==> flow/design.v <==
`timescale 1ns/1ps   
module fp_arithmetic_sequence_generator (
    input wire clk,                   
    input wire rst_n,                 
    input wire activate,              
    input wire [31:0] a1,             
    input wire [31:0] d,              
    input wire [31:0] n,              
    input wire [31:0] saddr,          
    output reg done,                  
    output reg [31:0] mem_addr,       
    output reg [31:0] mem_wdata,      
    output reg mem_write,             
    input wire mem_ready              
);
    localparam IDLE = 3'b000;        
    localparam INIT = 3'b001;        
    localparam LOAD_ADD = 3'b010;    
    localparam WAIT_ADD = 3'b011;    
    localparam MEM_WRITE = 3'b100;   
    localparam WAIT_MEM = 3'b101;    
    localparam UPDATE = 3'b110;      
    localparam FINISH = 3'b111;      
    reg [2:0] state;                 
    reg [31:0] counter;              
    reg [31:0] current_term;         
    reg [31:0] add_a, add_b;        
    reg add_start;                   
    wire [31:0] add_result;          
    wire add_done;                   
    fp_adder fp_add_inst (
        .clk(clk),
        .rst_n(rst_n),
        .a(add_a),
        .b(add_b),
        .start(add_start),
        .result(add_result),
        .done(add_done)
    );
    always @(posedge clk or negedge rst_n) begin
        if (!rst_n) begin
            state <= IDLE;
            counter <= 32'b0;
            current_term <= 32'b0;
            done <= 1'b0;
            add_start <= 1'b0;
            add_a <= 32'b0;
            add_b <= 32'b0;
            mem_addr <= 32'b0;
            mem_wdata <= 32'b0;
            mem_write <= 1'b0;
        end else begin
            add_start <= 1'b0;
            mem_write <= 1'b0;
            case (state)
                IDLE: begin
                    counter <= 32'b0;
                    done <= 1'b0;
                    if (activate) begin
                        state <= INIT;   
                    end
                end
                INIT: begin
                    current_term <= a1;          
                    counter <= 32'b0;            
                    mem_addr <= saddr;           
                    if (n == 32'b0)
                        state <= FINISH;         
                    else
                        state <= MEM_WRITE;      
                end
                LOAD_ADD: begin
                    add_a <= current_term;
                    add_b <= d;
                    add_start <= 1'b1;           
                    state <= WAIT_ADD;
                end
                WAIT_ADD: begin
                    if (add_done) begin
                        state <= MEM_WRITE;      
                    end
                end
                MEM_WRITE: begin
                    mem_wdata <= (counter == 0) ? a1 : add_result;
                    mem_write <= 1'b1;           
                    state <= WAIT_MEM;
                end
                WAIT_MEM: begin
                    if (mem_ready) begin
                        mem_addr <= mem_addr + 4;  
                        counter <= counter + 1'b1;  
                        if ((counter + 32'd1) >= n) begin
                            state <= FINISH;
                        end else if (counter == 0) begin
                            current_term <= a1;
                            state <= LOAD_ADD;   
                        end else begin
                            current_term <= add_result;
                            state <= LOAD_ADD;
                        end
                    end
                end
                FINISH: begin
                    done <= 1'b1;               
                    if (!activate) begin
                        state <= IDLE;          
                    end
                end
                default: state <= IDLE;         
            endcase
        end
    end
endmodule
module fp_adder (
    input wire clk,
    input wire rst_n,
    input wire [31:0] a,         
    input wire [31:0] b,         
    input wire start,            
    output reg [31:0] result,    
    output reg done              
);
    reg [31:0] a_reg, b_reg;    
    reg a_sign, b_sign;          
    reg [7:0] a_exp, b_exp;      
    reg [23:0] a_mant, b_mant;   
    reg [7:0] result_exp;        
    reg result_sign;             
    reg [24:0] result_mant;      
    reg [7:0] exp_diff;          
    localparam IDLE = 3'h0;       
    localparam UNPACK = 3'h1;     
    localparam ALIGN = 3'h2;      
    localparam ADD = 3'h3;        
    localparam NORMALIZE = 3'h4;  
    localparam PACK = 3'h5;       
    reg [2:0] state;
    always @(posedge clk or negedge rst_n) begin
        if (!rst_n) begin
            state <= IDLE;
            result <= 32'b0;
            done <= 1'b0;
        end else begin
            done <= 1'b0;   
            case (state)
                IDLE: begin
                    if (start) begin
                        a_reg <= a;   
                        b_reg <= b;
                        state <= UNPACK;
                    end
                end
                UNPACK: begin
                    a_sign <= a_reg[31];
                    a_exp <= a_reg[30:23];
                    a_mant <= {1'b1, a_reg[22:0]};   
                    b_sign <= b_reg[31];
                    b_exp <= b_reg[30:23];
                    b_mant <= {1'b1, b_reg[22:0]};   
                    state <= ALIGN;
                end
                ALIGN: begin
                    if (a_exp > b_exp) begin
                        exp_diff <= a_exp - b_exp;
                        b_mant <= ((a_exp - b_exp) > 24) ? 24'b0 : (b_mant >> (a_exp - b_exp));
                        result_exp <= a_exp;
                    end else begin
                        exp_diff <= b_exp - a_exp;
                        a_mant <= ((b_exp - a_exp) > 24) ? 24'b0 : (a_mant >> (b_exp - a_exp));
                        result_exp <= b_exp;
                    end
                    state <= ADD;
                end
                ADD: begin
                    if (a_sign == b_sign) begin
                        result_mant <= a_mant + b_mant;
                        result_sign <= a_sign;
                    end else begin
                        if (a_mant >= b_mant) begin
                            result_mant <= a_mant - b_mant;
                            result_sign <= a_sign;
                        end else begin
                            result_mant <= b_mant - a_mant;
                            result_sign <= b_sign;
                        end
                    end
                    state <= NORMALIZE;
                end
                NORMALIZE: begin
                    if (result_mant[24]) begin
                        result_mant <= result_mant >> 1;
                        result_exp <= result_exp + 1;
                        state <= PACK;
                    end else if (result_mant[23:0] != 0) begin
                        if (!result_mant[23]) begin
                            result_mant <= result_mant << 1;
                            result_exp <= result_exp - 1;
                        end else begin
                            state <= PACK;
                        end
                    end else begin
                        result_exp <= 8'b0;
                        state <= PACK;
                    end
                end
                PACK: begin
                    result <= {result_sign, result_exp, result_mant[22:0]};
                    done <= 1'b1;   
                    state <= IDLE;
                end
                default: state <= IDLE;   
            endcase
        end
    end
endmodule
Settings: LEC_CHECK=0, CAP_MARGIN=20, CORE_MARGIN=2, CORE_UTILIZATION=72, CTS_CLUSTER_DIAMETER=345, CTS_CLUSTER_SIZE=13, SLEW_MARGIN=20; clock period 9.39 ns.
run.sh (not shown) runs the stock make flow with config.mk's settings and CLKGATE_MAP_FILE=.
Next try:
ABC_AREA = 1   (was default)
CELL_PAD_IN_SITES_DETAIL_PLACEMENT = 2   (was default)
CORE_MARGIN = 10   (was 2)
CORE_UTILIZATION = 40   (was 72)
CTS_CLUSTER_DIAMETER = default   (was 345)
CTS_CLUSTER_SIZE = default   (was 13)
SLEW_MARGIN = 15   (was 20)
TNS_END_PERCENT = 90   (was default)
clock period = 12.0 ns   (was 9.39 ns; I/O delays follow)
The new run ran to the end with no violations.
Flip-flop count stays the same.
Via count goes up by 16%.
Fmax drops by about 20%.
Total power rises by 20%.
Combinational power climbs by about 130%.
Clock power goes up by about 10%.
Die area grows by about 100%.
Next try:
ABC_AREA = default   (was 1)
CELL_PAD_IN_SITES_DETAIL_PLACEMENT = default   (was 2)
CORE_MARGIN = 2   (was 10)
CORE_UTILIZATION = 70   (was 40)
SETUP_SLACK_MARGIN = 0.61   (was default)
SLEW_MARGIN = 20   (was 15)
TNS_END_PERCENT = default   (was 90)
clock period = 4.34 ns   (was 12.0 ns; I/O delays follow)
Result: The changed run ran to the end with violations: negative setup slack; cell area came out higher by a few percent; non-clock buffer count goes up by 135; total power rises by well over a third; worst hold slack degrades by 280 ps; maximum frequency came out higher by well over a third; utilization rises by 40 points; critical path depth went down by 11; global-route usage climbs by 17 points; synthesized cell count is lower by about a fifth; sequential power grows by well over a third.
Next try:
CORE_UTILIZATION = 40   (was 70)
SETUP_SLACK_MARGIN = default   (was 0.61)
clock period = 12.0 ns   (was 4.34 ns; I/O delays follow)
After rerunning: This time the run went through all stages and came out clean; core utilization drops by 40 points; setup slack is better by 7000 ps; total power drops by 65%; clock power drops by 63%; cell area drops by 4.8%; cell count climbs by 7.8%; global-route usage drops by 29 points; via count drops by 20%; non-clock buffer count drops by 128; wire length drops by 27%.
Next try:
CORE_UTILIZATION = 70   (was 40)
CTS_CLUSTER_DIAMETER = 32   (was default)
MAX_ROUTING_LAYER = met4   (was default)
SETUP_SLACK_MARGIN = 0.73   (was default)
clock period = 4.34 ns   (was 12.0 ns; I/O delays follow)
=>
- This time the run stopped in global routing (5_1_grt) with ODB-0269
- die area falls by 42%
- area after synthesis is unchanged
- synthesized cell count does not change
Next try:
CORE_UTILIZATION = 40   (was 70)
CTS_CLUSTER_DIAMETER = default   (was 32)
MAX_ROUTING_LAYER = default   (was met4)
SETUP_SLACK_MARGIN = default   (was 0.73)
clock period = 5.32 ns   (was 4.34 ns; I/O delays follow)
Effect: The changed run produced a clean layout; die size went up by 73%; area after synthesis stays the same; synthesized cell count is unchanged.
Power is estimated from default activity; no workload was simulated.
